File: flow/run.sh
#!/bin/bash
# the make line also repeats each setting of config.mk as NAME=value (left out here)
make -C /OpenROAD-flow-scripts/flow DESIGN_CONFIG=/design/flow/config.mk WORK_HOME=/design/flow/orfs CLKGATE_MAP_FILE= finish
File: flow/config.mk
export PLATFORM = sky130hd
export DESIGN_NAME = module_mini_cpu
export DESIGN_NICKNAME = module_mini_cpu
export VERILOG_FILES = /design/flow/design.v
export SDC_FILE = /design/flow/constraint.sdc
export NUM_CORES = 4
export LEC_CHECK = 0
export ABC_AREA = 1
export CAP_MARGIN = 20
export CELL_PAD_IN_SITES_GLOBAL_PLACEMENT = 0
export CORE_ASPECT_RATIO = 0.62
export CORE_MARGIN = 2
export CORE_UTILIZATION = 55
export GPL_ROUTABILITY_DRIVEN = 1
export PLACE_DENSITY = 0.5
export SETUP_SLACK_MARGIN = 1.4
export SLEW_MARGIN = 20
export TNS_END_PERCENT = 25
File: flow/design.v
module module_alu (
    input [15:0] register_A,
    input [15:0] register_B,
	 input sendButton,
    input [2:0] opcode,
    output reg [15:0] result
);
    reg signed [15:0] operand_A;
    reg signed [15:0] operand_B;
    reg signed [31:0] result_c2;   
    parameter LOAD = 0, ADD = 1, ADDI = 2, SUB = 3, SUBI = 4, MUL = 5, CLEAR = 6, DISPLAY = 7;
    always @(*) begin
        result = 16'd0;
        operand_A = 16'd0;
        operand_B = 16'd0;
        result_c2 = 32'd0;
        if (opcode != LOAD && opcode != CLEAR && opcode != DISPLAY) begin
            operand_A = $signed(register_A);
            operand_B = $signed(register_B);
            case (opcode)
					 3'b001: result_c2 = operand_A + operand_B;   
					 3'b010: result_c2 = operand_A + operand_B;   
					 3'b011: result_c2 = operand_A - operand_B;   
					 3'b100: result_c2 = operand_A - operand_B;   
					 3'b101: result_c2 = operand_A * operand_B;   
					 default: result_c2 = result_c2;
				endcase
            if (result_c2 > 32767) begin
                result = 16'h7FFF;
            end else if (result_c2 < -32768) begin
                result = 16'h8000;
            end else begin
                result = result_c2[15:0];   
            end
        end
    end
endmodule
module memory (
    input wire clk,                 
    input wire reset,               
    input wire [3:0] read_reg1,     
    input wire [3:0] read_reg2,     
    input wire [3:0] write_reg,     
    input wire [15:0] write_data,   
    input wire reg_write_en,        
    output [15:0] read_data1,   
    output [15:0] read_data2    
);
    reg [15:0] registers [0:15];
    integer i;
	 assign read_data1 = registers[read_reg1];
	 assign read_data2 = registers[read_reg2];
    always @(posedge clk) begin
        if (reset) begin
            for (i = 0; i < 16; i = i + 1) begin
                registers[i] <= 16'b0;
            end
        end else if (reg_write_en) begin
            registers[write_reg] <= write_data;
        end
    end
endmodule
module lcd (
    input clk_50MHz,
    input reset_n,            
    input system_on,
    input display_enable,
    input [2:0] opcode_last,
    input [3:0] reg_number,
    input [15:0] reg_value,
    output reg [7:0] LCD_DATA,
    output reg LCD_RS,
    output reg LCD_EN,
    output LCD_RW,
    output wire LCD_ON
);
    assign LCD_RW = 1'b0;  
    assign LCD_ON = 1'b1;  
    localparam DELAY_15MS  = 750_000;     
    localparam DELAY_4_1MS = 205_000;     
    localparam DELAY_100US = 5_000;       
    localparam DELAY_40US  = 2_000;       
    localparam DELAY_2MS   = 100_000;     
    localparam [5:0]
        OFF = 0,
        POWER_ON = 1,
        WAIT_15MS = 2,
        FUNC_SET1 = 3,
        PULSE_EN = 4,
        WAIT_4_1MS = 5,
        FUNC_SET2 = 6,
        WAIT_100US1 = 7,
        FUNC_SET3 = 8,
        WAIT_100US2 = 9,
        FUNC_SET_FINAL = 10,
        WAIT_100US3 = 11,
        DISP_OFF = 12,
        WAIT_100US4 = 13,
        DISP_CLEAR = 14,
        WAIT_2MS = 15,
        ENTRY_MODE = 16,
        WAIT_100US5 = 17,
        DISP_ON = 18,
        IDLE = 20,
        SET_ADDR1 = 21,
        WAIT_ADDR1 = 22,
        WRITE_CHAR1 = 23,
        CHECK_LOOP1 = 24,
        SET_ADDR2 = 25,
        WAIT_ADDR2 = 26,
        WRITE_CHAR2 = 27,
        CHECK_LOOP2 = 28,
        CLEAR_SCREEN = 29;
    reg [5:0] state;
    reg [5:0] next_state_after_pulse;
    reg [19:0] delay_cnt;
    reg [4:0] char_index;
    reg [7:0] line1 [0:15];
    reg [7:0] line2 [0:15];
    reg write_pending;
    reg clear_pending;
    reg init_mode;
    reg lcd_ready;  
    wire signed [15:0] signed_value = reg_value;
    reg [15:0] abs_value;
    reg negative;
    reg [19:0] bcd;
    integer i, j;
    always @(*) begin
        negative = (signed_value < 0);
        if (signed_value == 16'sh8000)
            abs_value = 32768;
        else
            abs_value = negative ? -signed_value : signed_value;
        bcd = 0;
        for (i = 15; i >= 0; i = i - 1) begin
            if (bcd[3:0] >= 5) bcd[3:0] = bcd[3:0] + 3;
            if (bcd[7:4] >= 5) bcd[7:4] = bcd[7:4] + 3;
            if (bcd[11:8] >= 5) bcd[11:8] = bcd[11:8] + 3;
            if (bcd[15:12] >= 5) bcd[15:12] = bcd[15:12] + 3;
            if (bcd[19:16] >= 5) bcd[19:16] = bcd[19:16] + 3;
            bcd = {bcd[18:0], abs_value[i]};
        end
    end
    always @(posedge clk_50MHz) begin
        if (!reset_n) begin
            state <= OFF;
            LCD_EN <= 0;
            LCD_RS <= 0;
            LCD_DATA <= 0;
            write_pending <= 0;
            clear_pending <= 0;
            init_mode <= 0;
            lcd_ready <= 0;
            delay_cnt <= 0;
            char_index <= 0;
            for (j = 0; j < 16; j = j + 1) begin
                line1[j] <= " ";
                line2[j] <= " ";
            end
        end else begin
            if (!system_on) begin
                state <= OFF;
                LCD_EN <= 0;
                LCD_RS <= 0;
                LCD_DATA <= 0;
                lcd_ready <= 0;
                for (j = 0; j < 16; j = j + 1) begin
                    line1[j] <= " ";
                    line2[j] <= " ";
                end
            end else begin
                case (state)
                    OFF: begin
                        LCD_DATA <= 8'h00;
                        LCD_EN <= 0;
                        LCD_RS <= 0;
                        lcd_ready <= 0;
                        state <= POWER_ON;
                    end
                    POWER_ON: begin
                        init_mode <= 1;
                        delay_cnt <= 0;
                        state <= WAIT_15MS;
                    end
                    WAIT_15MS: begin
                        delay_cnt <= delay_cnt + 1;
                        if (delay_cnt >= DELAY_15MS) begin
                            delay_cnt <= 0;
                            state <= FUNC_SET1;
                        end
                    end
                    FUNC_SET1: begin
                        LCD_RS <= 0;
                        LCD_DATA <= 8'h30;
                        next_state_after_pulse <= WAIT_4_1MS;
                        state <= PULSE_EN;
                    end
                    WAIT_4_1MS: begin
                        delay_cnt <= delay_cnt + 1;
                        if (delay_cnt >= DELAY_4_1MS) begin
                            delay_cnt <= 0;
                            state <= FUNC_SET2;
                        end
                    end
                    FUNC_SET2: begin
                        LCD_RS <= 0;
                        LCD_DATA <= 8'h30;
                        next_state_after_pulse <= WAIT_100US1;
                        state <= PULSE_EN;
                    end
                    WAIT_100US1: begin
                        delay_cnt <= delay_cnt + 1;
                        if (delay_cnt >= DELAY_100US) begin
                            delay_cnt <= 0;
                            state <= FUNC_SET3;
                        end
                    end
                    FUNC_SET3: begin
                        LCD_RS <= 0;
                        LCD_DATA <= 8'h30;
                        next_state_after_pulse <= WAIT_100US2;
                        state <= PULSE_EN;
                    end
                    WAIT_100US2: begin
                        delay_cnt <= delay_cnt + 1;
                        if (delay_cnt >= DELAY_100US) begin
                            delay_cnt <= 0;
                            state <= FUNC_SET_FINAL;
                        end
                    end
                    FUNC_SET_FINAL: begin
                        LCD_RS <= 0;
                        LCD_DATA <= 8'h38;  
                        next_state_after_pulse <= WAIT_100US3;
                        state <= PULSE_EN;
                    end
                    WAIT_100US3: begin
                        delay_cnt <= delay_cnt + 1;
                        if (delay_cnt >= DELAY_100US) begin
                            delay_cnt <= 0;
                            state <= DISP_OFF;
                        end
                    end
                    DISP_OFF: begin
                        LCD_RS <= 0;
                        LCD_DATA <= 8'h08;
                        next_state_after_pulse <= WAIT_100US4;
                        state <= PULSE_EN;
                    end
                    WAIT_100US4: begin
                        delay_cnt <= delay_cnt + 1;
                        if (delay_cnt >= DELAY_100US) begin
                            delay_cnt <= 0;
                            state <= DISP_CLEAR;
                        end
                    end
                    DISP_CLEAR: begin
                        LCD_RS <= 0;
                        LCD_DATA <= 8'h01;  
                        next_state_after_pulse <= WAIT_2MS;
                        state <= PULSE_EN;
                    end
                    WAIT_2MS: begin
                        delay_cnt <= delay_cnt + 1;
                        if (delay_cnt >= DELAY_2MS) begin
                            delay_cnt <= 0;
                            if (init_mode)
                                state <= ENTRY_MODE;
                            else begin
                                state <= IDLE;
                                clear_pending <= 0;
                            end
                        end
                    end
                    ENTRY_MODE: begin
                        LCD_RS <= 0;
                        LCD_DATA <= 8'h06;  
                        next_state_after_pulse <= WAIT_100US5;
                        state <= PULSE_EN;
                    end
                    WAIT_100US5: begin
                        delay_cnt <= delay_cnt + 1;
                        if (delay_cnt >= DELAY_100US) begin
                            delay_cnt <= 0;
                            state <= DISP_ON;
                        end
                    end
                    DISP_ON: begin
                        LCD_RS <= 0;
                        LCD_DATA <= 8'h0C;  
                        next_state_after_pulse <= IDLE;
                        state <= PULSE_EN;
                    end
                    IDLE: begin
                        init_mode <= 0;
                        lcd_ready <= 1;   
                        LCD_EN <= 0;
                        if (display_enable && lcd_ready) begin
                            for (j = 0; j < 16; j = j + 1) begin
                                line1[j] <= " ";
                                line2[j] <= " ";
                            end
                            case (opcode_last)
                                3'b000: begin 
                                    line1[0] <= "L"; line1[1] <= "O"; line1[2] <= "A"; line1[3] <= "D"; 
                                end
                                3'b001: begin 
                                    line1[0] <= "A"; line1[1] <= "D"; line1[2] <= "D"; 
                                end
                                3'b010: begin 
                                    line1[0] <= "A"; line1[1] <= "D"; line1[2] <= "D"; line1[3] <= "I"; 
                                end
                                3'b011: begin 
                                    line1[0] <= "S"; line1[1] <= "U"; line1[2] <= "B"; 
                                end
                                3'b100: begin 
                                    line1[0] <= "S"; line1[1] <= "U"; line1[2] <= "B"; line1[3] <= "I"; 
                                end
                                3'b101: begin 
                                    line1[0] <= "M"; line1[1] <= "U"; line1[2] <= "L"; 
                                end
                                3'b110: begin
                                    line1[0] <= "C"; line1[1] <= "L"; line1[2] <= "E";
                                    line1[3] <= "A"; line1[4] <= "R";
                                end
                                3'b111: begin 
                                    line1[0] <= "D"; line1[1] <= "P"; line1[2] <= "L"; 
                                end
                                default: begin 
                                end
                            endcase
                            if (opcode_last == 3'b110) begin
                                clear_pending <= 0;
                            end else begin
                                line2[0] <= "[";
										  line2[1] <= 8'h30 + reg_number[3];
                                line2[2] <= 8'h30 + reg_number[2];
                                line2[3] <= 8'h30 + reg_number[1];
                                line2[4] <= 8'h30 + reg_number[0];
                                line2[5] <= "]";
                                line2[10] <= negative ? "-" : "+";
                                line2[11] <= (bcd[19:16] == 0) ? " " : 8'h30 + bcd[19:16];
                                line2[12] <= (bcd[15:12] == 0 && bcd[19:16] == 0) ? " " : 8'h30 + bcd[15:12];
                                line2[13] <= 8'h30 + bcd[11:8];
                                line2[14] <= 8'h30 + bcd[7:4];
                                line2[15] <= 8'h30 + bcd[3:0];
                                clear_pending <= 0;
                            end
                            write_pending <= 1;
                            lcd_ready <= 0;   
                            state <= IDLE;    
                        end else if (write_pending) begin
                            if (clear_pending) begin
                                state <= CLEAR_SCREEN;
                                write_pending <= 0;
                            end else begin
                                char_index <= 0;
                                state <= SET_ADDR1;
                            end
                        end
                    end
                    SET_ADDR1: begin
                        LCD_RS <= 0;
                        LCD_DATA <= 8'h80;   
                        next_state_after_pulse <= WAIT_ADDR1;
                        state <= PULSE_EN;
                    end
                    WAIT_ADDR1: begin
                        delay_cnt <= delay_cnt + 1;
                        if (delay_cnt >= DELAY_40US) begin
                            delay_cnt <= 0;
                            state <= WRITE_CHAR1;
                        end
                    end
                    WRITE_CHAR1: begin
                        LCD_RS <= 1;
                        LCD_DATA <= line1[char_index];
                        next_state_after_pulse <= CHECK_LOOP1;
                        state <= PULSE_EN;
                    end
                    CHECK_LOOP1: begin
                        delay_cnt <= delay_cnt + 1;
                        if (delay_cnt >= DELAY_40US) begin
                            delay_cnt <= 0;
                            if (char_index == 15) begin
                                char_index <= 0;
                                state <= SET_ADDR2;
                            end else begin
                                char_index <= char_index + 1;
                                state <= WRITE_CHAR1;
                            end
                        end
                    end
                    SET_ADDR2: begin
                        LCD_RS <= 0;
                        LCD_DATA <= 8'hC0;  
                        next_state_after_pulse <= WAIT_ADDR2;
                        state <= PULSE_EN;
                    end
                    WAIT_ADDR2: begin
                        delay_cnt <= delay_cnt + 1;
                        if (delay_cnt >= DELAY_40US) begin
                            delay_cnt <= 0;
                            state <= WRITE_CHAR2;
                        end
                    end
                    WRITE_CHAR2: begin
                        LCD_RS <= 1;
                        LCD_DATA <= line2[char_index];
                        next_state_after_pulse <= CHECK_LOOP2;
                        state <= PULSE_EN;
                    end
                    CHECK_LOOP2: begin
                        delay_cnt <= delay_cnt + 1;
                        if (delay_cnt >= DELAY_40US) begin
                            delay_cnt <= 0;
                            if (char_index == 15) begin
                                char_index <= 0;
                                write_pending <= 0;
                                state <= IDLE;
                            end else begin
                                char_index <= char_index + 1;
                                state <= WRITE_CHAR2;
                            end
                        end
                    end
                    CLEAR_SCREEN: begin
                        LCD_RS <= 0;
                        LCD_DATA <= 8'h01;
                        next_state_after_pulse <= WAIT_2MS;
                        state <= PULSE_EN;
                    end
                    PULSE_EN: begin
                        if (delay_cnt == 0) begin
                            LCD_EN <= 1;
                        end
                        delay_cnt <= delay_cnt + 1;
                        if (delay_cnt >= DELAY_40US) begin
                            LCD_EN <= 0;
                            delay_cnt <= 0;
                            state <= next_state_after_pulse;
                        end
                    end
                    default: begin
                        state <= OFF;
                    end
                endcase
            end
        end
    end
endmodule
module module_mini_cpu(
    input clk,               
    input rst,               
    input power,             
    input send,              
    input [17:0] switches,   
    output wire [7:0] data,  
    output wire rs,          
    output wire rw,          
    output wire en,          
    output wire lcd_on,      
    output wire lcd_blon     
);
    localparam OFF        = 3'd0;
    localparam IDLE       = 3'd1;
    localparam FETCH      = 3'd2;
    localparam DECODE     = 3'd3;
    localparam EXECUTE    = 3'd4;
    localparam UPDATE_LCD = 3'd5;
    reg [2:0] state;
    reg system_on;
    reg prev_power;
    reg prev_send;
    reg [2:0] opcode;
    reg [3:0] dest_reg;
    reg [3:0] src1_reg;
    reg [3:0] src2_reg;
    reg [15:0] immediate;
    reg use_immediate;
    reg is_load;
    wire [15:0] mem_read_data1;
    wire [15:0] mem_read_data2;
    reg [3:0] mem_read_addr1;
    reg [3:0] mem_read_addr2;
    reg [3:0] mem_write_addr;
    reg [15:0] mem_write_data;
    reg mem_write_en;
    reg mem_reset;
    wire [15:0] alu_result;
    wire [15:0] alu_in_A;
    wire [15:0] alu_in_B;
    assign alu_in_A = mem_read_data1;
    assign alu_in_B = (use_immediate) ? immediate : mem_read_data2;
    reg lcd_update_en;
    wire [15:0] lcd_reg_value;
    memory mem_inst (
        .clk(clk),
        .reset(mem_reset),
        .read_reg1(mem_read_addr1),
        .read_reg2(mem_read_addr2),
        .write_reg(mem_write_addr),
        .write_data(mem_write_data),
        .reg_write_en(mem_write_en),
        .read_data1(mem_read_data1),
        .read_data2(mem_read_data2)
    );
    module_alu alu_inst (
        .register_A(alu_in_A),
        .register_B(alu_in_B),
		  .sendButton(send),
        .opcode(opcode),
        .result(alu_result)
    );
    lcd lcd_inst (
        .clk_50MHz(clk),
        .reset_n(system_on & ~rst),     
        .system_on(system_on),
        .display_enable(lcd_update_en),
        .opcode_last(opcode),
        .reg_number(src1_reg),  
        .reg_value(lcd_reg_value),
        .LCD_DATA(data),
        .LCD_RS(rs),
        .LCD_EN(en),
        .LCD_RW(rw),
        .LCD_ON(lcd_on) 
    );
    assign lcd_reg_value = (opcode == 3'b111) ? mem_read_data1 : mem_write_data;
    assign lcd_blon = 1'b0;
    always @(posedge clk) begin
      if (rst) begin
        state <= OFF;
        system_on <= 0;
        prev_power <= 1;
        prev_send <= 1;
        mem_read_addr1 <= 0;
        mem_read_addr2 <= 0;
        mem_write_addr <= 0;
        mem_write_data <= 0;
        mem_write_en <= 0;
        mem_reset <= 0;
        lcd_update_en <= 0;
      end else begin
        prev_power <= power;
        prev_send <= send;
        if (power && !prev_power) begin
            system_on <= ~system_on;
            if (system_on) begin
                state <= OFF;
                mem_reset <= 1;
            end else begin      
                state <= IDLE;
                mem_reset <= 1;  
            end
        end
        if (system_on) begin
            if (mem_reset) begin
                mem_reset <= 0;
            end
            case (state)
                OFF: begin
                    mem_write_en <= 0;
                    lcd_update_en <= 0;
                end
                IDLE: begin
                    mem_write_en <= 0;
                    lcd_update_en <= 0;
                    if (send && !prev_send) begin
                        state <= FETCH;
                    end
                end
                FETCH: begin
                    state <= DECODE;
                end
                DECODE: begin
                    if (switches[17:15] == 3'b010 || switches[17:15] == 3'b100 || switches[17:15] == 3'b101) begin 
                        opcode <= switches[17:15];
                        dest_reg <= switches[14:11];
                        src1_reg <= switches[10:7];
                        immediate <= switches[6] ? -{10'd0, switches[5:0]} : {10'd0, switches[5:0]};
                        use_immediate <= 1;
                        is_load <= 0;
                        mem_read_addr1 <= switches[10:7];
                        mem_read_addr2 <= 4'b0;  
                    end
                    else if (switches[17:15] == 3'b001 || switches[17:15] == 3'b011) begin 
                        opcode <= switches[17:15];
                        dest_reg <= switches[14:11];
                        src1_reg <= switches[10:7];
                        src2_reg <= switches[6:3];
                        use_immediate <= 0;
                        is_load <= 0;
                        mem_read_addr1 <= switches[10:7];
                        mem_read_addr2 <= switches[6:3];
                    end
                    else if (switches[17:15] == 3'b000) begin 
                        opcode <= 3'b000;
                        dest_reg <= switches[14:11];
                        immediate <= switches[10] ? -{10'd0, switches[9:4]} : {10'd0, switches[9:4]};
                        use_immediate <= 1;
                        is_load <= 1;
                    end
                    else begin 
                        if (switches[17:15] == 3'b111) begin  
                            opcode <= 3'b111;
                            src1_reg <= switches[14:11];  
                            mem_read_addr1 <= switches[14:11];  
                            use_immediate <= 0;
                            is_load <= 0;
                        end else begin  
                            opcode <= 3'b110;
                            mem_reset <= 1;
                            use_immediate <= 0;
                            is_load <= 0;
                        end
                    end
                    state <= EXECUTE;
                end
                EXECUTE: begin
                    if (opcode == 3'b110) begin
                        mem_reset <= 0;
                    end
                    if (opcode != 3'b111 && opcode != 3'b110) begin
                        mem_write_en <= 1;
                        mem_write_addr <= dest_reg;
                        if (is_load) mem_write_data <= immediate;
                        else mem_write_data <= alu_result;
                    end
                    state <= UPDATE_LCD;
                end
                UPDATE_LCD: begin
                    mem_write_en <= 0;
                    if (opcode != 3'b111) src1_reg <= dest_reg;
                    lcd_update_en <= 1;
                    state <= IDLE;
                end
                default: state <= IDLE;
            endcase
        end
      end
    end
endmodule
File: flow/constraint.sdc
create_clock -name core_clock -period 10.0 [get_ports {clk}]
set_input_delay 2.0000 -clock core_clock [delete_from_list [all_inputs] [get_ports {clk}]]
set_output_delay 2.0000 -clock core_clock [all_outputs]
set_load 0.01 [all_outputs]
==> deck_impl_summary.md, run 1 <==
Flow Results at a Glance

Critical path
  – R2r endpoint: lcd_inst.line2[12][4]$_SDFFE_PN0P_
  – Crit path depth: around 80
  – CP Capture Type: register
  – Startpoint Class: register
  – Max incr delay on CP: 0.36 ns
  – CP max FO: 6
  – Worst path top cell family by delay: simple AND/OR/NAND/NOR gates
  – CP arrival: 10.72 ns
  – Capture point of the critical path: lcd_inst.line2[12][4]$_SDFFE_PN0P_
  – FF-to-FF setup slack: -0.26 ns
  – Worst path bufs/invs: 28
  – CP Data Required Time: 10.47 ns
  – Crit path kind: reg -> reg
  – Reg2Reg Depth: 81
  – CP most frequent cell: buf_4
  – Max stage delay cell, worst path: dfxtp_4

Synthesis
  – Syn_area_per_cell: 7.485 um^2
  – Top non-seq family: simple AND/OR/NAND/NOR gates
  – AND-OR/OR-AND Cells, Area Fraction: 0.1189
  – Cell Type Count: 75
  – Synthesis Warnings: 6
  – Syn Std Cell Area: 37840 um^2
  – Synth top area share: 0.2262
  – # Cells Yosys: 5055
  – Area leader, netlist: edfxtp_1
  – Cell area leaders: edfxtp_1, fa_1, nand2_1
  – Synth flops: ~430
  – Top-count cell post-synth: nand2_1
  – Ys flop type: edfxtp_1
  – YS chip area: 37840 um^2
  – Synth top cells by count: nand2_1, nor2_1, inv_1
  – Flip-flops with a built-in enable: roughly 290
  – Xor/xnor share: 0.008201
  – Multiplexer area fraction after synthesis: 0
  – Yosys simple share: 0.2721
  – Synth Seq Share: 0.3024
  – FFs w/ async S/R, synth: 0
  – Adder Area Share: 0.1946
  – Syn Inst Count: 5055

Cells and area
  – Fin area: 48350 um^2
  – Logic area: 24800 um^2
  – Layout area overhead: 27.79%
  – Final core occ: 0.7127
  – FF/Latch Area: 11450 um^2
  – FILL cells: 5537
  – Final nets: 6047

Route
  – Residual DRC: 0
  – Drt pass-1 iters: 9
  – Routed Wire Length: 134.4 mm
  – Via count: 37614
  – Drt initial violations: around 4700
  – Routed length per instance: 20.50 um
  – Post-DR vias/cell: 5.737
  – ANT nets after route: 0

CTS
  – Clk root buf: clkbuf_16
  – Max Buffers Root-to-Sink: 3
  – CTS buffer count: 42
  – Clock Latency Late Sink: roughly 0.63 ns
  – CTS sink count: 429
  – CTS tree: yes
  – # hold bufs at CTS: 0
  – Clock slew at the register clock pins of the worst setup and hold paths: 0.07 ns
  – H-tree levels: 2

GRT
  – Total track usage: 0.3778
  – Grt met3 use: 0.1199
  – Initial antenna violation count: 3
  – Pin count of the biggest net entering global routing: slightly above 60
  – Grt total ovfl: 0
  – Vias in the first global route: 35624
  – Global-route wire length before repair: 205.5 mm
  – Met2 usage: 0.5140
  – GR peak layer: met1
  – Met1 GRT Util: 0.5816

Worst hold path
  – HP Class: reg -> reg
  – Hold path endpoint: lcd_inst.line1[0][6]$_SDFFE_PN0P_
  – WHS Path Cells: 2
  – Hold wc startpoint: lcd_inst.line1[0][6]$_SDFFE_PN0P_

Pwr
  – Leak pwr: 21.64 nW
  – Clock network power: approximately 0.0017 W
  – Sw Ratio: 0.4052
  – Flop pwr share: 0.247
  – Largest Pwr Group: combinational logic
  – Combinational power share: 0.540
  – PwrDens: 162.4 nW/um^2
  – Net Sw Power: 0.003182 W
  – Clock Power Share: 0.212
  – Maximum VDD drop: 0.1996 mV
  – Comb. pwr: between 0.004 and 0.005 W
  – Seq power: around 0.0019 W
  – Pint: 0.004672 W

Final timing
  – WHS: 0.4540 ns
  – RSZ-0062 raised after global routing: true
  – Fin worst setup slack: -0.2555 ns
  – Fin crit share: 1.026
  – Final Hold Fails: 0
  – Worst-margin pin slew: 1.207 ns
  – Setup tns final: -1.276 ns
  – Period minus WS final: 10.26 ns
  – Setup Viol. Count Final: 11
  – Fin. max-slew vios: 0
  – Slew margin rel.: 0.1931
  – Clock Skew: 0.06325 ns
  – FMAX: 97.51 MHz

Placed design
  – Hpwl dp: between 90 and 100 mm
  – Area after DPL: 42980 um^2
  – Final GP Congestion: 1.030
  – PortBufs: 31

Die
  – IO Count: 35
  – Chip height: 210.5 um
  – Chip width: 337.1 um
  – Core Region: 67850 um^2
  – Floorplan core density: 0.5577
  – Die area: 70970 um^2
  – FP Rows: 75

Status
  – Outcome: finished with violations
  – SO Faults: negative setup slack

Flow run
  – Max_cap viols: 0
  – Tool warnings: between 50 and 60
layer usage:
metal,share of wire,vias to the layer above
li1,-,17467
met1,0.45,17736
met2,0.39,2166
met3,0.14,241
met4,0.021,4
met5,0.00020,-
timing repair:
item | CTS | global route
setup buffers | 115 | 32
resized | 410 | 171
cloned | 18 | 1
pin swaps | 229 | 128
setup endpoints to repair | 37 | 37
stage by stage:
stage	instances	setup WS [ns]	power [W]
floorplan	5056	0.1150	0.004258
global placement	6308	-0.2100	0.005260
detailed placement	6308	-0.4367	0.005337
CTS	6519	-0.06884	0.007559
global route	6553	-0.7825	0.008369
finish	6556	-0.2555	0.007853
area by class of cell:
type | count | area share
repair buffers | 704 | 0.1355
repair inverters | 1 | 0.0001294
flip-flops and latches | 429 | 0.2368
clock buffers | 49 | 0.02272
well taps | 924 | 0.02391
multi-input cells | 3638 | 0.5129
inverters | 779 | 0.06177
clock inverters | 29 | 0.006107
diodes | 3 | 0.0001553
==> inputs of run 2 (changes only) <==
ABC_AREA = not set   (was 1)
CELL_PAD_IN_SITES_DETAIL_PLACEMENT = 2   (was not set)
CELL_PAD_IN_SITES_GLOBAL_PLACEMENT = 3   (was 0)
CORE_ASPECT_RATIO = 0.53   (was 0.62)
CORE_MARGIN = 3   (was 2)
CORE_UTILIZATION = 38   (was 55)
CTS_CLUSTER_SIZE = 11   (was not set)
GPL_ROUTABILITY_DRIVEN = not set   (was 1)
HOLD_SLACK_MARGIN = 0.11   (was not set)
MAX_ROUTING_LAYER = met4   (was not set)
MIN_ROUTING_LAYER = met1   (was not set)
PLACE_DENSITY = 0.6   (was 0.5)
SETUP_SLACK_MARGIN = not set   (was 1.4)
SLEW_MARGIN = 40   (was 20)
TNS_END_PERCENT = 10   (was 25)
clock period = 12.8 ns   (was 10.0 ns; I/O delays follow)
==> run 2 against run 1 <==
The layout still fails its checks (negative setup slack). Hold slack better by 0.0029 ns. Core utilization down 23 points. Register-to-register slack worse by 1.0 ns. Non-clock buffer count down 8. Routed wire length up 34%. Cell area down 0.21%. Via count down 3.6%. Synthesized cell count down 19%. Flip-flop count unchanged. Final cell count down 8.6%. Sequential share of layout area up 0.070 points. Global-route usage down 3.9 points. Largest power group unchanged.
==> deck_impl_summary.md, run 2 <==
Flow Results at a Glance

Status
  – Outcome: finished with violations
  – SO Faults: negative setup slack

Pwr
  – Flop pwr share: 0.268 (+0.021)
  – Seq power: 0.00152 W (-22%)
  – Clock Power Share: 0.249 (+0.037)
  – Net Sw Power: 0.002207 W (-31%)
  – Leak pwr: 19.55 nW (-9.6%)
  – Maximum VDD drop: 0.1334 mV (-33%)
  – Combinational power share: 0.483 (-0.057)
  – Comb. pwr: 0.00274 W (-35%)
  – PwrDens: 117.3 nW/um^2 (-28%)
  – Pint: 0.003453 W (-26%)
  – Clock network power: 0.00141 W (-16%)
  – Sw Ratio: 0.3900 (-0.01514)
  – Largest Pwr Group: combinational logic

Synthesis
  – Ys flop type: edfxtp_1
  – YS chip area: 38820 um^2 (+2.6%)
  – AND-OR/OR-AND Cells, Area Fraction: 0.1424 (+0.02350)
  – Adder Area Share: 0.1901 (-0.004432)
  – FFs w/ async S/R, synth: 0 (unchanged)
  – Synth Seq Share: 0.2947 (-0.007688)
  – Top non-seq family: adder cells
  – Yosys simple share: 0.1835 (-0.08862)
  – Syn Inst Count: 4093 (-19%)
  – Top-count cell post-synth: nand2_1
  – Synth flops: 429 (unchanged)
  – # Cells Yosys: 4093 (-19%)
  – Xor/xnor share: 0.01882 (+0.01062)
  – Synth top cells by count: nand2_1, nor2_1, inv_1
  – Cell Type Count: 104 (+39%)
  – Synth top area share: 0.2204 (-0.005751)
  – Multiplexer area fraction after synthesis: 0.1099 (+0.1099)
  – Syn_area_per_cell: 9.486 um^2 (+27%)
  – Synthesis Warnings: 6 (unchanged)
  – Flip-flops with a built-in enable: 285 (unchanged)
  – Syn Std Cell Area: 38820 um^2 (+2.6%)
  – Cell area leaders: edfxtp_1, fa_1, dfxtp_1
  – Area leader, netlist: edfxtp_1

Flow run
  – Tool warnings: 57 (unchanged)
  – Max_cap viols: 0 (unchanged)

CTS
  – Clk root buf: clkbuf_16
  – # hold bufs at CTS: 0 (unchanged)
  – CTS sink count: 429 (unchanged)
  – Max Buffers Root-to-Sink: 3 (unchanged)
  – Clock slew at the register clock pins of the worst setup and hold paths: 0.06 ns (about the same)
  – H-tree levels: 2 (unchanged)
  – CTS tree: yes
  – Clock Latency Late Sink: 0.65 ns (+0.02 ns)
  – CTS buffer count: 49 (+17%)

Route
  – Post-DR vias/cell: 6.051 (+5.5%)
  – Routed Wire Length: 180.0 mm (+34%)
  – ANT nets after route: 0 (unchanged)
  – Drt initial violations: 3807 (-19%)
  – Residual DRC: 0 (unchanged)
  – Via count: 36255 (-3.6%)
  – Routed length per instance: 30.04 um (+47%)
  – Drt pass-1 iters: 6 (-3)

Cells and area
  – Final core occ: 0.4813 (-0.2314)
  – Final nets: 5069 (-16%)
  – Non-filler cells, final: 5992 (-8.6%)
  – Layout area overhead: 24.29%

Critical path
  – Max stage delay cell, worst path: mux4_2
  – CP most frequent cell: inv_2
  – R2r endpoint: lcd_inst.line2[14][2]$_SDFFE_PN0P_
  – Crit path depth: 79 (-2.5%)
  – CP max FO: 6 (unchanged)
  – Reg2Reg Launch Point: mem_inst.registers[13][0]$_SDFFCE_PN0P_
  – CP Data Required Time: 13.28 ns (+2.81 ns)
  – Crit path from: mem_inst.registers[13][0]$_SDFFCE_PN0P_
  – Reg2Reg Depth: 79 (-2.5%)
  – Worst path bufs/invs: 16 (-43%)
  – Max incr delay on CP: 0.52 ns (+0.16 ns)
  – CP arrival: 14.55 ns (+3.83 ns)
  – Startpoint Class: register
  – FF-to-FF setup slack: -1.27 ns (-1.02 ns)
  – CP Capture Type: register
  – Worst path top cell family by delay: AND-OR/OR-AND gates
  – Crit path kind: reg -> reg
  – Capture point of the critical path: lcd_inst.line2[14][2]$_SDFFE_PN0P_

Worst hold path
  – Hold path endpoint: lcd_inst.char_index[4]$_SDFFE_PN0P_
  – Hold wc startpoint: lcd_inst.char_index[4]$_SDFFE_PN0P_
  – HP Class: reg -> reg
  – WHS Path Cells: 1 (-1)

Final timing
  – Period minus WS final: 14.07 ns (+3.817 ns)
  – Setup Viol. Count Final: 21 (+10)
  – WHS: 0.4569 ns (+0.002900 ns)
  – Clock Skew: 0.05916 ns (-0.004094 ns)
  – Slew margin rel.: 0.3804 (+0.1873)
  – Worst-margin pin slew: 0.9295 ns (-0.2780 ns)
  – Fin crit share: 1.099 (+0.07385)
  – Fin worst setup slack: -1.272 ns (-1.017 ns)
  – Final Hold Fails: 0 (unchanged)
  – Fin. max-slew vios: 0 (unchanged)
  – RSZ-0062 raised after global routing: true
  – FMAX: 71.06 MHz (-27%)

Placed design
  – Hpwl dp: 133.9 mm (+36%)
  – Final GP Congestion: 0.9284 (-9.9%)
  – Worst slack at placement: -1.845 ns (-1.409 ns)
  – PortBufs: 31 (unchanged)
  – Placed insts: 5794 (-8.1%)

Die
  – FP Rows: 84 (+12%)
  – IO Count: 35 (unchanged)
  – Chip height: 238.7 um (+13%)
  – Die area: 106200 um^2 (+50%)
  – Floorplan core density: 0.3872 (-0.1705)
  – Core Region: 100300 um^2 (+48%)
  – Chip width: 445.1 um (+32%)

GRT
  – Total track usage: 0.3386 (-0.03923)
  – Grt total ovfl: 0 (unchanged)
  – Pin count of the biggest net entering global routing: 53 (-13%)
  – Global-route wire length before repair: 263.4 mm (+28%)
  – Initial antenna violation count: 11 (+8)
  – Vias in the first global route: 39156 (+9.9%)
==> run 2: area by class of cell <==
class | instances | area [um^2]
timing repair buffer | 696 | 5513
fill | 10429 | 52010
clock inverter | 8 | 115.1
inverter | 386 | 1463
multi-input combinational | 3055 | 26600
antenna | 7 | 17.52
sequential | 429 | 11460
clock buffer | 78 | 1416
tap | 1333 | 1668
==> run 2: through the flow <==
step                area, um^2  power (W)  setup TNS [ns]
finish                   48250   0.005660          -19.63
global route             48240   0.006030          -31.52
CTS                      47300   0.005544          -14.30
detailed placement       44710   0.004040          -31.45
global placement         44670   0.003894          -11.21
floorplan                39240   0.003123          -7.468
==> run 2: what timing repair did <==
action | 4_1_cts | 5_1_grt
endpoints found under the setup margin | 25 | 37
gates cloned | 1 | 2
setup buffers | 65 | 43
pin swaps | 81 | 107
resized | 120 | 122
==> run 2: layer usage <==
metal	up-vias	global-route usage	wire, um	share of wire
met1	18955	0.4945	82530	0.46
met2	1576	0.4906	77090	0.43
li1	15480	-	-	-
met3	244	0.06320	16930	0.094
met4	0	0.06539	3458	0.019
met5	-	-	0	0
==> inputs of run 3 (changes only) <==
ABC_AREA = 1   (was not set)
CELL_PAD_IN_SITES_DETAIL_PLACEMENT = not set   (was 2)
CELL_PAD_IN_SITES_GLOBAL_PLACEMENT = not set   (was 3)
CORE_ASPECT_RATIO = 0.94   (was 0.53)
CORE_MARGIN = 2   (was 3)
CORE_UTILIZATION = 72   (was 38)
CTS_CLUSTER_DIAMETER = 221   (was not set)
CTS_CLUSTER_SIZE = not set   (was 11)
HOLD_SLACK_MARGIN = 0.28   (was 0.11)
MIN_ROUTING_LAYER = not set   (was met1)
PLACE_DENSITY = not set   (was 0.6)
PLACE_DENSITY_LB_ADDON = 0.02   (was not set)
SETUP_SLACK_MARGIN = -0.73   (was not set)
SLEW_MARGIN = 20   (was 40)
TNS_END_PERCENT = not set   (was 10)
clock period = 10.1 ns   (was 12.8 ns; I/O delays follow)
==> run 3 against run 2 <==
Non-clock buffer count is 123 lower. Cell area is 5.9% lower. Setup slack lost 0.89 ns. Die size fell by 49%. Clock power up 18%. Sequential share of layout area up 1.5 points. Still fails the layout checks on negative setup slack. Clock skew shrank 0.038 ns. Sequential power grew 26%. Largest power group unchanged. Synthesized area down 2.5%. Power up 31%.
==> deck_impl_summary.md, run 3 <==
Flow Results at a Glance

Placed design
  – Area after DPL: 42010 um^2 (-6.0%)
  – Hpwl dp: 92.62 mm (-31%)
  – Final GP Congestion: 1.058 (+14%)
  – PortBufs: 31 (unchanged)
  – Placed insts: 6057 (+4.5%)

Critical path
  – Reg2Reg Depth: 93 (+18%)
  – Startpoint Class: register
  – Worst path top cell family by delay: simple AND/OR/NAND/NOR gates
  – Worst path bufs/invs: 14 (-2)
  – Capture point of the critical path: lcd_inst.line2[12][4]$_SDFFE_PN0P_
  – R2r endpoint: lcd_inst.line2[12][4]$_SDFFE_PN0P_
  – Crit path depth: 93 (+18%)
  – Max stage delay cell, worst path: dfxtp_4
  – Max incr delay on CP: 0.52 ns (about the same)
  – CP max FO: 7 (+1)
  – CP most frequent cell: nand2_1
  – CP Data Required Time: 10.56 ns (-2.72 ns)
  – CP Capture Type: register
  – CP arrival: 12.73 ns (-1.82 ns)
  – Crit path kind: reg -> reg
  – FF-to-FF setup slack: -2.17 ns (-0.89 ns)

Route
  – Routed length per instance: 23.53 um (-22%)
  – Residual DRC: 0 (unchanged)
  – Post-DR vias/cell: 6.639 (+9.7%)
  – ANT nets after route: 0 (unchanged)
  – Routed Wire Length: 146.1 mm (-19%)
  – Via count: 41221 (+14%)
  – Drt initial violations: 7106 (+87%)
  – Drt pass-1 iters: 17 (+11)

Final timing
  – Clock Skew: 0.02145 ns (-0.03771 ns)
  – RSZ-0062 raised after global routing: true
  – Setup Viol. Count Final: 37 (+76%)
  – Final Hold Fails: 0 (unchanged)
  – Slew margin rel.: 0.2150 (-0.1653)
  – Worst-margin pin slew: 1.175 ns (+0.2451 ns)
  – Period minus WS final: 12.27 ns (-1.806 ns)
  – Fin. max-slew vios: 0 (unchanged)
  – Fin worst setup slack: -2.166 ns (-0.8936 ns)
  – FMAX: 81.53 MHz (+15%)
  – Fin crit share: 1.214 (+0.1150)

Pwr
  – Sw Ratio: 0.4131 (+0.02307)
  – Comb. pwr: 0.00382 W (+39%)
  – Clock Power Share: 0.224 (-0.025)
  – Largest Pwr Group: combinational logic
  – Flop pwr share: 0.260 (-0.008)
  – PwrDens: 163.1 nW/um^2 (+39%)
  – Pint: 0.004346 W (+26%)
  – Seq power: 0.00192 W (+26%)
  – Leak pwr: 20.66 nW (+5.7%)
  – Combinational power share: 0.516 (+0.033)
  – Maximum VDD drop: 0.2715 mV (+100%)
  – Clock network power: 0.00166 W (+18%)
  – Net Sw Power: 0.003059 W (+39%)

Status
  – Outcome: finished with violations
  – SO Faults: negative setup slack

Die
  – IO Count: 35 (unchanged)
  – Die area: 54400 um^2 (-49%)
  – Chip height: 226.3 um (-5.2%)
  – Floorplan core density: 0.7278 (+0.3406)
  – FP Rows: 81 (-3.6%)
  – Chip width: 240.4 um (-46%)
  – Core Region: 51990 um^2 (-48%)

Synthesis
  – Cell Type Count: 75 (-28%)
  – Syn_area_per_cell: 7.485 um^2 (-21%)
  – Synth top cells by count: nand2_1, nor2_1, inv_1
  – Synthesis Warnings: 6 (unchanged)
  – Cell area leaders: edfxtp_1, fa_1, nand2_1
  – Syn Inst Count: 5055 (+24%)
  – Synth flops: 429 (unchanged)
  – Syn Std Cell Area: 37840 um^2 (-2.5%)
  – Synth top area share: 0.2262 (+0.005751)
  – # Cells Yosys: 5055 (+24%)
  – Top-count cell post-synth: nand2_1
  – Yosys simple share: 0.2721 (+0.08862)
  – Xor/xnor share: 0.008201 (-0.01062)
  – FFs w/ async S/R, synth: 0 (unchanged)
  – Area leader, netlist: edfxtp_1
  – Adder Area Share: 0.1946 (+0.004432)
  – Synth Seq Share: 0.3024 (+0.007688)
  – Top non-seq family: simple AND/OR/NAND/NOR gates
  – Ys flop type: edfxtp_1
  – Multiplexer area fraction after synthesis: 0 (-0.1099)
  – YS chip area: 37840 um^2 (-2.5%)
  – AND-OR/OR-AND Cells, Area Fraction: 0.1189 (-0.02350)
  – Flip-flops with a built-in enable: 285 (unchanged)

CTS
  – CTS tree: yes
  – H-tree levels: 2 (unchanged)
  – # hold bufs at CTS: 0 (unchanged)
  – Clk root buf: clkbuf_16
  – CTS buffer count: 44 (-10%)
  – Max Buffers Root-to-Sink: 3 (unchanged)
  – CTS sink count: 429 (unchanged)
  – Clock slew at the register clock pins of the worst setup and hold paths: 0.06 ns (about the same)
  – Clock Latency Late Sink: 0.62 ns (-0.03 ns)

GRT
  – Grt total ovfl: 0 (unchanged)
  – Total track usage: 0.4880 (+0.1494)
  – Initial antenna violation count: 6 (-5)
  – Vias in the first global route: 37445 (-4.4%)
  – Global-route wire length before repair: 198.4 mm (-25%)
  – Pin count of the biggest net entering global routing: 67 (+26%)

Worst hold path
  – WHS Path Cells: 2 (+1)
  – Hold wc startpoint: lcd_inst.line2[0][5]$_SDFFE_PN1P_
  – HP Class: reg -> reg
  – Hold path endpoint: lcd_inst.line2[0][5]$_SDFFE_PN1P_

Cells and area
  – Fin area: 45410 um^2 (-5.9%)
  – FILL cells: 2731 (-74%)
  – Logic area: 23800 um^2 (-11%)
  – FF/Latch Area: 11450 um^2 (about the same)
  – Final core occ: 0.8734 (+0.3921)
  – Final nets: 5918 (+17%)
  – Layout area overhead: 20.01%
  – Non-filler cells, final: 6209 (+3.6%)

Flow run
  – Tool warnings: 53 (-7.0%)
  – Max_cap viols: 0 (unchanged)
-- run 3: per-layer routing --
layer	vias to the layer above	global-route usage	wire length, um
li1	17184	-	-
met3	1314	0.1528	24340
met4	0	0.2845	13230
met5	-	-	0
met2	3956	0.7182	61160
met1	18767	0.5931	47390
-- run 3: layout make-up --
cell class	count	share of cell area
timing repair buffer	573	0.1080
tap	705	0.01943
clock inverter	21	0.004161
clock buffer	58	0.02678
multi-input combinational	3639	0.5241
inverter	779	0.06511
sequential	429	0.2522
antenna	5	0.0002756
-- run 3: repair_timing --
item | CTS | global route
setup buffers | 22 | 57
setup endpoints to repair | 19 | 37
pin swaps | 31 | 98
resized | 71 | 279
gates cloned | 1 | 6
-- run 3: through the flow --
stage	hold slack [ns]	setup TNS, ns	setup WS [ns]	power [W]
floorplan	0.4191	-2.315	-0.7073	0.004179
global placement	0.4364	-9.701	-0.7954	0.005109
detailed placement	0.4389	-26.79	-1.233	0.005312
CTS	0.4502	-16.41	-0.7245	0.006935
global route	0.4576	-56.45	-2.481	0.007784
finish	0.4535	-42.19	-2.166	0.007405
==> inputs of run 4 (changes only) <==
ABC_AREA = not set   (was 1)
CORE_ASPECT_RATIO = not set   (was 0.94)
CORE_UTILIZATION = 70   (was 72)
CTS_CLUSTER_DIAMETER = not set   (was 221)
CTS_CLUSTER_SIZE = 35   (was not set)
HOLD_SLACK_MARGIN = not set   (was 0.28)
MAX_ROUTING_LAYER = not set   (was met4)
PLACE_DENSITY_LB_ADDON = not set   (was 0.02)
SETUP_SLACK_MARGIN = 3.39   (was -0.73)
clock period = 12.2 ns   (was 10.1 ns; I/O delays follow)
==> run 4 against run 3 <==
The layout still fails its checks (negative setup slack). Synthesized area increased by 2.6%. Flip-flop count is the same. Critical endpoint is now lcd_inst.line2[14][2]$_SDFFE_PN0P_. Clock skew fell by 0.00054 ns. Critical path depth decreased by 13. Non-clock buffer count increased by 97. Largest power group unchanged. Critical path type unchanged. Final cell count down 14%. Power decreased by 16%.
==> deck_impl_summary.md, run 4 <==
Flow Results at a Glance

Synthesis
  – Multiplexer area fraction after synthesis: 0.1099 (+0.1099)
  – Synth top area share: 0.2204 (-0.005751)
  – Syn Std Cell Area: 38820 um^2 (+2.6%)
  – Synth Seq Share: 0.2947 (-0.007688)
  – Synth flops: 429 (unchanged)
  – Flip-flops with a built-in enable: 285 (unchanged)
  – AND-OR/OR-AND Cells, Area Fraction: 0.1424 (+0.02350)
  – Synthesis Warnings: 6 (unchanged)
  – # Cells Yosys: 4093 (-19%)
  – Yosys simple share: 0.1835 (-0.08862)
  – Cell area leaders: edfxtp_1, fa_1, dfxtp_1
  – Area leader, netlist: edfxtp_1
  – Xor/xnor share: 0.01882 (+0.01062)
  – Top-count cell post-synth: nand2_1
  – Synth top cells by count: nand2_1, nor2_1, inv_1
  – Adder Area Share: 0.1901 (-0.004432)
  – Syn Inst Count: 4093 (-19%)
  – Cell Type Count: 104 (+39%)
  – FFs w/ async S/R, synth: 0 (unchanged)
  – Syn_area_per_cell: 9.486 um^2 (+27%)
  – Top non-seq family: adder cells
  – YS chip area: 38820 um^2 (+2.6%)
  – Ys flop type: edfxtp_1

Critical path
  – Crit path kind: reg -> reg
  – Startpoint Class: register
  – Capture point of the critical path: lcd_inst.line2[14][2]$_SDFFE_PN0P_
  – Worst path top cell family by delay: AND-OR/OR-AND gates
  – Reg2Reg Launch Point: mem_inst.registers[5][1]$_SDFFCE_PN0P_
  – CP most frequent cell: ha_2
  – Reg2Reg Depth: 80 (-14%)
  – Crit path from: mem_inst.registers[5][1]$_SDFFCE_PN0P_
  – Crit path depth: 80 (-14%)
  – CP Capture Type: register
  – CP Data Required Time: 12.66 ns (+2.10 ns)
  – CP max FO: 5 (-2)
  – FF-to-FF setup slack: -1.77 ns (+0.39 ns)
  – R2r endpoint: lcd_inst.line2[14][2]$_SDFFE_PN0P_
  – CP arrival: 14.43 ns (+1.70 ns)
  – Max stage delay cell, worst path: mux4_2
  – Max incr delay on CP: 0.57 ns (+0.05 ns)
  – Worst path bufs/invs: 12 (-2)

GRT
  – Vias in the first global route: 36853 (-1.6%)
  – Grt total ovfl: 0 (unchanged)
  – Global-route wire length before repair: 203.6 mm (+2.6%)
  – Initial antenna violation count: 10 (+4)
  – Total track usage: 0.4626 (-0.02540)
  – Pin count of the biggest net entering global routing: 74 (+10%)

Worst hold path
  – Hold wc startpoint: lcd_inst.LCD_DATA[1]$_SDFFE_PN0P_
  – WHS Path Cells: 2 (unchanged)
  – Hold path endpoint: lcd_inst.LCD_DATA[1]$_SDFFE_PN0P_
  – HP Class: reg -> reg

Route
  – Routed length per instance: 27.94 um (+19%)
  – Residual DRC: 0 (unchanged)
  – Post-DR vias/cell: 7.210 (+8.6%)
  – Drt initial violations: 6916 (-2.7%)
  – Routed Wire Length: 150.0 mm (+2.7%)
  – ANT nets after route: 0 (unchanged)
  – Drt pass-1 iters: 14 (-3)
  – Via count: 38716 (-6.1%)

Final timing
  – Setup tns final: -29.20 ns (+12.99 ns)
  – Fin worst setup slack: -1.772 ns (+0.3937 ns)
  – Clock Skew: 0.02091 ns (-0.0005448 ns)
  – Setup Viol. Count Final: 21 (-43%)
  – RSZ-0062 raised after global routing: true
  – Fin crit share: 1.145 (-0.06919)
  – Worst-margin pin slew: 1.351 ns (+0.1767 ns)
  – Fin. max-slew vios: 0 (unchanged)
  – Final Hold Fails: 0 (unchanged)
  – FMAX: 71.57 MHz (-12%)
  – Slew margin rel.: 0.09819 (-0.1169)
  – Period minus WS final: 13.97 ns (+1.706 ns)

Pwr
  – Maximum VDD drop: 0.3406 mV (+25%)
  – Leak pwr: 19.38 nW (-6.2%)
  – Largest Pwr Group: combinational logic
  – Pint: 0.003735 W (-14%)
  – Flop pwr share: 0.258 (-0.002)
  – Sw Ratio: 0.3969 (-0.01615)
  – Seq power: 0.00160 W (-17%)
  – Comb. pwr: 0.00331 W (-13%)
  – Net Sw Power: 0.002458 W (-20%)
  – PwrDens: 130.2 nW/um^2 (-20%)
  – Combinational power share: 0.535 (+0.019)
  – Clock network power: 0.00128 W (-23%)
  – Clock Power Share: 0.207 (-0.017)

Status
  – Outcome: finished with violations
  – SO Faults: negative setup slack

CTS
  – Max Buffers Root-to-Sink: 3 (unchanged)
  – Clock slew at the register clock pins of the worst setup and hold paths: 0.07 ns (about the same)
  – CTS tree: yes
  – H-tree levels: 2 (unchanged)
  – Clock Latency Late Sink: 0.57 ns (-0.05 ns)
  – CTS sink count: 429 (unchanged)
  – CTS buffer count: 40 (-9.1%)
  – Clk root buf: clkbuf_16

Die
  – IO Count: 35 (unchanged)
  – Core Region: 54990 um^2 (+5.8%)
  – Chip height: 239.5 um (+5.9%)
  – Die area: 57360 um^2 (+5.4%)
  – FP Rows: 86 (+6.2%)
  – Floorplan core density: 0.7061 (-0.02168)
  – Chip width: 239.5 um (-0.39%)

Placed design
  – Hpwl dp: 91.52 mm (-1.2%)
  – Final GP Congestion: 1.029 (-2.7%)
  – PortBufs: 31 (unchanged)
  – Placed insts: 5124 (-15%)

Cells and area
  – Final nets: 5034 (-15%)
  – FILL cells: 2675 (-2.1%)
  – Final core occ: 0.8650 (-0.008328)
  – Layout area overhead: 22.51%
  – Non-filler cells, final: 5370 (-14%)

Flow run
  – Tool warnings: 58 (+9.4%)
  – Max_cap viols: 0 (unchanged)
-- run 4: what timing repair did --
| item | in CTS | in global routing |
|---|---|---|
| pin swaps | 69 | 142 |
| hold buffers | 0 | 0 |
| buffers inserted | 60 | 103 |
| gates resized | 74 | 246 |
| endpoints found under the hold margin | 0 | 0 |
| endpoints found under the setup margin | 37 | 37 |
| gates cloned | 0 | 1 |
-- run 4: cell type report --
type / instances / area [um^2] / area share
flip-flops and latches: 429 / 11460 / 0.2410
clock inverters: 20 / 150.1 / 0.003157
diodes: 8 / 20.02 / 0.0004209
well taps: 748 / 935.9 / 0.01968
inverters: 386 / 1483 / 0.03117
multi-input cells: 3055 / 26920 / 0.5660
clock buffers: 54 / 1126 / 0.02367
repair buffers: 670 / 5465 / 0.1149
-- run 4: routing by layer --
metal | part of all wire | wire length [um] | GRT usage | vias up
li1 | - | - | - | 15426
met1 | 0.31 | 47210 | 0.5630 | 18061
met2 | 0.43 | 65220 | 0.7258 | 3854
met3 | 0.15 | 22410 | 0.1294 | 1369
met4 | 0.10 | 15120 | 0.3015 | 6
met5 | 0.00050 | 75 | 0.0008658 | -
-- run 4: per-stage QoR --
| stage | total power, W | instance area, um^2 | setup slack (ns) | hold slack (ns) |
|---|---|---|---|---|
| 2_1_floorplan | 0.003365 | 39750 | -1.262 | 0.4225 |
| 3_3_place_gp | 0.003889 | 43590 | -0.4775 | 0.4307 |
| 3_5_place_dp | 0.004031 | 43590 | -1.440 | 0.4456 |
| 4_1_cts | 0.005441 | 45660 | -0.9666 | 0.4545 |
| 5_1_grt | 0.006448 | 47550 | -2.198 | 0.4712 |
| 6_report | 0.006193 | 47560 | -1.772 | 0.4539 |
==> inputs of run 5 (changes only) <==
ABC_AREA = 1   (was not set)
CORE_UTILIZATION = 71   (was 70)
CTS_CLUSTER_SIZE = 75   (was 35)
MAX_ROUTING_LAYER = met4   (was not set)
PLACE_DENSITY_LB_ADDON = 0.01   (was not set)
SETUP_SLACK_MARGIN = 3.21   (was 3.39)
==> run 5 against run 4 <==
The run now fails in global routing (5_1_grt). Synthesized cell count rose by 24%. Die size fell by 3.8%. Synthesized area fell by 2.5%.
==> deck_impl_summary.md, run 5 <==
Physical Implementation Snapshot

Synthesis
  – Synthesis Warnings: 6 (unchanged)
  – Syn Std Cell Area: 37840 um^2 (-2.5%)
  – YS chip area: 37840 um^2 (-2.5%)
  – Flip-flops with a built-in enable: 285 (unchanged)
  – Ys flop type: edfxtp_1
  – Top non-seq family: simple AND/OR/NAND/NOR gates
  – Syn_area_per_cell: 7.485 um^2 (-21%)
  – Syn Inst Count: 5055 (+24%)
  – Area leader, netlist: edfxtp_1
  – Synth top area share: 0.2262 (+0.005751)
  – Xor/xnor share: 0.008201 (-0.01062)
  – Cell Type Count: 75 (-28%)
  – Adder Area Share: 0.1946 (+0.004432)
  – Multiplexer area fraction after synthesis: 0 (-0.1099)
  – AND-OR/OR-AND Cells, Area Fraction: 0.1189 (-0.02350)
  – Synth flops: 429 (unchanged)
  – Yosys simple share: 0.2721 (+0.08862)
  – Synth top cells by count: nand2_1, nor2_1, inv_1
  – # Cells Yosys: 5055 (+24%)
  – FFs w/ async S/R, synth: 0 (unchanged)
  – Cell area leaders: edfxtp_1, fa_1, nand2_1
  – Synth Seq Share: 0.3024 (+0.007688)
  – Top-count cell post-synth: nand2_1

Die
  – Die area: 55150 um^2 (-3.8%)
  – IO Count: 35 (unchanged)
  – FP Rows: 84 (-2.3%)
  – Chip width: 234.9 um (-1.9%)
  – Floorplan core density: 0.7186 (+0.01249)
  – Chip height: 234.9 um (-1.9%)
  – Core Region: 52660 um^2 (-4.2%)

CTS
  – CTS sink count: 429 (unchanged)
  – CTS buffer count: 46 (+15%)
  – # hold bufs at CTS: 0 (unchanged)
  – H-tree levels: 2 (unchanged)
  – Max Buffers Root-to-Sink: 3 (unchanged)
  – Clk root buf: clkbuf_16

Status
  – Last stage: global routing (5_1_grt)
  – Outcome: aborted with a tool error

Placed design
  – Worst slack at placement: 0.6515 ns (+2.092 ns)
  – Final GP Congestion: 1.049 (+1.9%)
  – PortBufs: 31 (unchanged)
  – Hpwl dp: 85.44 mm (-6.6%)
==> run 5: metrics by stage <==
| stage | std cells | area (um^2) |
|---|---|---|
| 2_1_floorplan | 5056 | 38330 |
| 3_3_place_gp | 5632 | 39040 |
| 3_5_place_dp | 5632 | 39040 |
| 4_1_cts | 5898 | 44070 |
==> run 5: what timing repair did <==
| action | CTS |
|---|---|
| endpoints found under the setup margin | 37 |
| setup buffers | 159 |
| pin swaps | 138 |
| gates cloned | 21 |
| gates resized | 354 |
==> inputs of run 6 (changes only) <==
ABC_AREA = not set   (was 1)
CELL_PAD_IN_SITES_DETAIL_PLACEMENT = 2   (was not set)
CELL_PAD_IN_SITES_GLOBAL_PLACEMENT = 1   (was not set)
CORE_ASPECT_RATIO = 0.53   (was not set)
CORE_MARGIN = 3   (was 2)
CORE_UTILIZATION = 38   (was 71)
CTS_CLUSTER_SIZE = 11   (was 75)
HOLD_SLACK_MARGIN = 0.11   (was not set)
MIN_ROUTING_LAYER = met1   (was not set)
PLACE_DENSITY_LB_ADDON = 0.21   (was 0.01)
SETUP_SLACK_MARGIN = 3.15   (was 3.21)
SLEW_MARGIN = 40   (was 20)
TNS_END_PERCENT = 10   (was not set)
clock period = 12.8 ns   (was 12.2 ns; I/O delays follow)
==> run 6 against run 5 <==
The layout now fails its checks (negative setup slack). Synthesized area rose by 2.6%. Synthesized cell count shrank 19%. Die size up 93%.
==> deck_impl_summary.md, run 6 <==
Flow Results at a Glance

Synthesis
  – Flip-flops with a built-in enable: 285 (unchanged)
  – Syn Inst Count: 4093 (-19%)
  – Top-count cell post-synth: nand2_1
  – Cell Type Count: 104 (+39%)
  – Synth Seq Share: 0.2947 (-0.007688)
  – Area leader, netlist: edfxtp_1
  – AND-OR/OR-AND Cells, Area Fraction: 0.1424 (+0.02350)
  – Syn_area_per_cell: 9.486 um^2 (+27%)
  – Top non-seq family: adder cells
  – Yosys simple share: 0.1835 (-0.08862)
  – Synthesis Warnings: 6 (unchanged)
  – YS chip area: 38820 um^2 (+2.6%)
  – Multiplexer area fraction after synthesis: 0.1099 (+0.1099)
  – Cell area leaders: edfxtp_1, fa_1, dfxtp_1
  – Adder Area Share: 0.1901 (-0.004432)
  – Ys flop type: edfxtp_1
  – Synth top area share: 0.2204 (-0.005751)
  – Syn Std Cell Area: 38820 um^2 (+2.6%)
  – FFs w/ async S/R, synth: 0 (unchanged)
  – Synth top cells by count: nand2_1, nor2_1, inv_1
  – Synth flops: 429 (unchanged)
  – Xor/xnor share: 0.01882 (+0.01062)
  – # Cells Yosys: 4093 (-19%)

Route
  – Post-DR vias/cell: 6.657
  – Drt pass-1 iters: 8
  – Residual DRC: 0
  – Drt initial violations: 5635
  – ANT nets after route: 0
  – Routed Wire Length: approximately 210 mm
  – Via count: 39390
  – Routed length per instance: 35.59 um

Critical path
  – CP most frequent cell: ha_4
  – Crit path kind: reg -> reg
  – FF-to-FF setup slack: -2.51 ns
  – Crit path from: mem_inst.registers[12][1]$_SDFFCE_PN0P_
  – R2r endpoint: lcd_inst.line2[14][3]$_SDFFE_PN0P_
  – CP arrival: between 15 and 20 ns
  – CP Data Required Time: 13.37 ns
  – Capture point of the critical path: lcd_inst.line2[14][3]$_SDFFE_PN0P_
  – CP max FO: 5
  – Max stage delay cell, worst path: mux4_2
  – Reg2Reg Depth: 81
  – Worst path bufs/invs: 18
  – Worst path top cell family by delay: AND-OR/OR-AND gates
  – Max incr delay on CP: approximately 0.55 ns
  – Startpoint Class: register
  – Crit path depth: ~81
  – Reg2Reg Launch Point: mem_inst.registers[12][1]$_SDFFCE_PN0P_
  – CP Capture Type: register

CTS
  – CTS buffer count: 47 (+2.2%)
  – Max Buffers Root-to-Sink: 3 (unchanged)
  – CTS sink count: 429 (unchanged)
  – Clk root buf: clkbuf_16
  – Clock Latency Late Sink: 0.66 ns
  – Clock slew at the register clock pins of the worst setup and hold paths: about 0.08 ns
  – # hold bufs at CTS: 0 (unchanged)
  – H-tree levels: 2 (unchanged)
  – CTS tree: yes

Pwr
  – Pint: 0.003411 W
  – Maximum VDD drop: 0.09868 mV
  – Clock Power Share: 0.242
  – Combinational power share: 0.500
  – Leak pwr: 19.12 nW
  – Design Power: slightly below 0.006 W
  – Comb. pwr: 0.00296 W
  – Net Sw Power: 0.002494 W
  – Sw Ratio: 0.4224
  – Seq power: 0.00152 W
  – Flop pwr share: 0.258
  – PwrDens: ~120 nW/um^2
  – Clock network power: 0.00143 W
  – Largest Pwr Group: combinational logic

Die
  – Chip width: 445.1 um (+90%)
  – IO Count: 35 (unchanged)
  – Floorplan core density: 0.3872 (-0.3314)
  – FP Rows: 84 (unchanged)
  – Die area: 106200 um^2 (+93%)
  – Core Region: 100300 um^2 (+90%)
  – Chip height: 238.7 um (+1.6%)

GRT
  – Initial antenna violation count: 16
  – Pin count of the biggest net entering global routing: 54
  – Vias in the first global route: 41008
  – Global-route wire length before repair: 279.9 mm
  – Total track usage: 0.3621
  – Grt total ovfl: 0

Final timing
  – FMAX: about 65 MHz
  – Fin crit share: 1.196
  – RSZ-0062 raised after global routing: true
  – Final Hold Fails: 0
  – Slew margin rel.: 0.1197
  – Fin. max-slew vios: 0
  – Worst-margin pin slew: approximately 1.3 ns
  – Fin worst setup slack: -2.509 ns
  – Setup Viol. Count Final: 21
  – Setup tns final: -46.95 ns
  – Clock Skew: around 0.064 ns
  – Period minus WS final: 15.31 ns

Worst hold path
  – Hold path endpoint: lcd_inst.char_index[4]$_SDFFE_PN0P_
  – Hold wc startpoint: lcd_inst.char_index[4]$_SDFFE_PN0P_
  – HP Class: reg -> reg
  – WHS Path Cells: 1

Status
  – SO Faults: negative setup slack
  – Outcome: finished with violations

Cells and area
  – Layout area overhead: 22.38%
  – Final nets: 4990
  – FILL cells: 10452
  – FF/Latch Area: 11460 um^2
  – Fin area: 47510 um^2
  – Final core occ: 0.4739
  – Logic area: 26490 um^2

Flow run
  – Max_cap viols: 0
  – Tool warnings: 55

Placed design
  – Area after DPL: 44170 um^2 (+13%)
  – Final GP Congestion: 0.9479 (-9.6%)
  – Worst slack at placement: -1.769 ns (-2.421 ns)
  – Hpwl dp: 131.2 mm (+54%)
  – PortBufs: 31 (unchanged)
-- run 6: routing by layer --
layer | wire [um] | global-route usage | vias to the layer above
li1 | - | - | 15312
met1 | 81970 | 0.4778 | 20240
met2 | 92290 | 0.5448 | 2925
met3 | 24790 | 0.08957 | 913
met4 | 11530 | 0.1229 | 0
met5 | 0 | - | -
-- run 6: timing repair --
| item | 4_1_cts | 5_1_grt |
|---|---|---|
| gates resized | 211 | 68 |
| setup buffers | 59 | 31 |
| setup endpoints to repair | 37 | 37 |
| pin swaps | 116 | 58 |
-- run 6: metrics by stage --
stage                     hold slack [ns]  cells
after detailed placement           0.4418   5731
after floorplan                    0.4225   4094
after CTS                          0.4515   5872
after global placement             0.4306   5731
after global routing               0.4682   5916
final                              0.4468   5917
-- run 6: cell type report --
cell class / instances / area share
Antenna cell: 13 / 0.0006847
Clock buffer: 75 / 0.02784
Clock inverter: 7 / 0.002344
Inverter: 386 / 0.03089
Multi-Input combinational cell: 3055 / 0.5575
Sequential cell: 429 / 0.2412
Tap cell: 1333 / 0.03510
Timing Repair Buffer: 619 / 0.1044
==> inputs of run 7 (changes only) <==
ABC_AREA = 1   (was not set)
CELL_PAD_IN_SITES_DETAIL_PLACEMENT = not set   (was 2)
CELL_PAD_IN_SITES_GLOBAL_PLACEMENT = not set   (was 1)
CORE_ASPECT_RATIO = not set   (was 0.53)
CORE_MARGIN = 2   (was 3)
CORE_UTILIZATION = 72   (was 38)
CTS_CLUSTER_DIAMETER = 221   (was not set)
CTS_CLUSTER_SIZE = not set   (was 11)
HOLD_SLACK_MARGIN = not set   (was 0.11)
MIN_ROUTING_LAYER = not set   (was met1)
PLACE_DENSITY_LB_ADDON = 0.02   (was 0.21)
SETUP_SLACK_MARGIN = 1.37   (was 3.15)
SLEW_MARGIN = 20   (was 40)
TNS_END_PERCENT = not set   (was 10)
clock period = 13.8 ns   (was 12.8 ns; I/O delays follow)
==> run 7 against run 6 <==
Now clean on timing, DRC and antenna. First-iteration DRC count decreased by 14%. Sequential share of layout area up 3.9 points. Synthesized cell count grew 24%. Routed wire length shrank 44%. Cell area down 14%. Synthesized area shrank 2.5%. Count of clock-buffer cells in the layout is 17 lower. Global-route usage grew 8.4 points. Clock power is about 10% lower. Register-to-register slack improved by 4.5 ns.
==> deck_impl_summary.md, run 7 <==
Flow Results at a Glance

Pwr
  – Leak pwr: 18.36 nW (-4.0%)
  – Largest Pwr Group: combinational logic
  – Net Sw Power: 0.001924 W (-23%)
  – Clock network power: 0.00127 W (-10%)
  – Comb. pwr: 0.00215 W (-27%)
  – Flop pwr share: 0.292 (+0.034)
  – Clock Power Share: 0.262 (+0.020)
  – Design Power: 0.004826 W (-18%)

Synthesis
  – FFs w/ async S/R, synth: 0 (unchanged)
  – Synth flops: 429 (unchanged)
  – Synth top area share: 0.2262 (+0.005751)
  – Cell area leaders: edfxtp_1, fa_1, nand2_1
  – Multiplexer area fraction after synthesis: 0 (-0.1099)
  – Syn Inst Count: 5055 (+24%)
  – Top-count cell post-synth: nand2_1
  – Area leader, netlist: edfxtp_1
  – Synth Seq Share: 0.3024 (+0.007688)
  – Yosys simple share: 0.2721 (+0.08862)
  – Synthesis Warnings: 6 (unchanged)
  – Top non-seq family: simple AND/OR/NAND/NOR gates
  – Syn_area_per_cell: 7.485 um^2 (-21%)
  – Cell Type Count: 75 (-28%)

GRT
  – Initial antenna violation count: 1 (-15)
  – Vias in the first global route: 34033 (-17%)
  – Global-route wire length before repair: 181.6 mm (-35%)
  – Pin count of the biggest net entering global routing: 78 (+44%)

Final timing
  – Setup tns final: 0 ns (+46.95 ns)
  – Slew margin rel.: 0.2260 (+0.1062)
  – Setup Viol. Count Final: 0 (-100%)
  – RSZ-0062 raised after global routing: false
  – Fin crit share: 0.8537 (-0.3423)
  – Period minus WS final: 11.78 ns (-3.527 ns)
  – FMAX: 84.88 MHz (+30%)
  – Clock Skew: 0.03259 ns (-0.03102 ns)

CTS
  – Clock Latency Late Sink: 0.61 ns (-0.05 ns)
  – # hold bufs at CTS: 0 (unchanged)
  – CTS buffer count: 46 (-2.1%)

Critical path
  – Reg2Reg Depth: 49 (-40%)
  – R2r endpoint: mem_write_data[8]$_SDFFE_PP0P_
  – Startpoint Class: register
  – CP arrival: 12.29 ns (-3.59 ns)
  – FF-to-FF setup slack: 2.02 ns (+4.53 ns)
  – Crit path kind: reg -> reg
  – CP max FO: 18 (+13)
  – Worst path top cell family by delay: adder cells
  – Worst path bufs/invs: 11 (-7)

Cells and area
  – Final core occ: 0.7834 (+0.3096)
  – Final nets: 5487 (+10%)
  – FILL cells: 3832 (-63%)
  – Layout area overhead: 8.151%
  – Non-filler cells, final: 5759 (-2.7%)

Die
  – Die area: 54400 um^2 (-49%)
  – IO Count: 35 (unchanged)
  – Chip height: 233.2 um (-2.3%)
  – Core Region: 52240 um^2 (-48%)
  – Chip width: 233.2 um (-48%)

Worst hold path
  – Hold wc startpoint: lcd_inst.line1[0][6]$_SDFFE_PN0P_
  – Hold path endpoint: lcd_inst.line1[0][6]$_SDFFE_PN0P_
  – HP Class: reg -> reg
  – WHS Path Cells: 2 (+1)

Route
  – Post-DR vias/cell: 6.256 (-6.0%)
  – Drt pass-1 iters: 7 (-1)
  – ANT nets after route: 0 (unchanged)
  – Routed Wire Length: 118.7 mm (-44%)
  – Via count: 36031 (-8.5%)
  – Routed length per instance: 20.61 um (-42%)

Placed design
  – Placed insts: 5622 (-1.9%)
  – Hpwl dp: 81.35 mm (-38%)

Flow run
  – Tool warnings: 52 (-5.5%)
  – Max_cap viols: 0 (unchanged)

Status
  – Outcome: timing/DRC/antenna clean
-- run 7: layout make-up --
class                      instances  area (um^2)  area share
sequential                       429        11450      0.2798
antenna                            2        5.005   0.0001223
clock buffer                      58         1303     0.03183
inverter                         779         2970     0.07259
timing repair inverter             1        11.26   0.0002752
timing repair buffer             139         1301     0.03180
clock inverter                    24        214.0    0.005228
tap                              688        860.8     0.02104
multi-input combinational       3639        22810      0.5573
-- run 7: timing repair --
| item | 4_1_cts | 5_1_grt |
|---|---|---|
| cloned | 2 | 2 |
| pin swaps | 0 | 24 |
| setup buffers | 9 | 40 |
| setup endpoints to repair | 5 | 32 |
| resized | 15 | 76 |
-- run 7: through the flow --
step	area, um^2	setup WS, ns
after floorplan	37840	2.903
after global placement	38530	1.210
after detailed placement	38540	0.7335
after CTS	40270	1.387
after global routing	40920	1.214
final	40920	2.018
-- run 7: per-layer routing --
layer | up-vias | wire length [um] | GRT usage
met5 | - | 0 | -
met3 | 564 | 17000 | 0.1232
met2 | 2604 | 51580 | 0.6541
li1 | 16313 | - | -
met4 | 0 | 7534 | 0.2488
met1 | 16550 | 42560 | 0.5591
Power figures rest on the tool's default switching activity, not on a simulated workload.
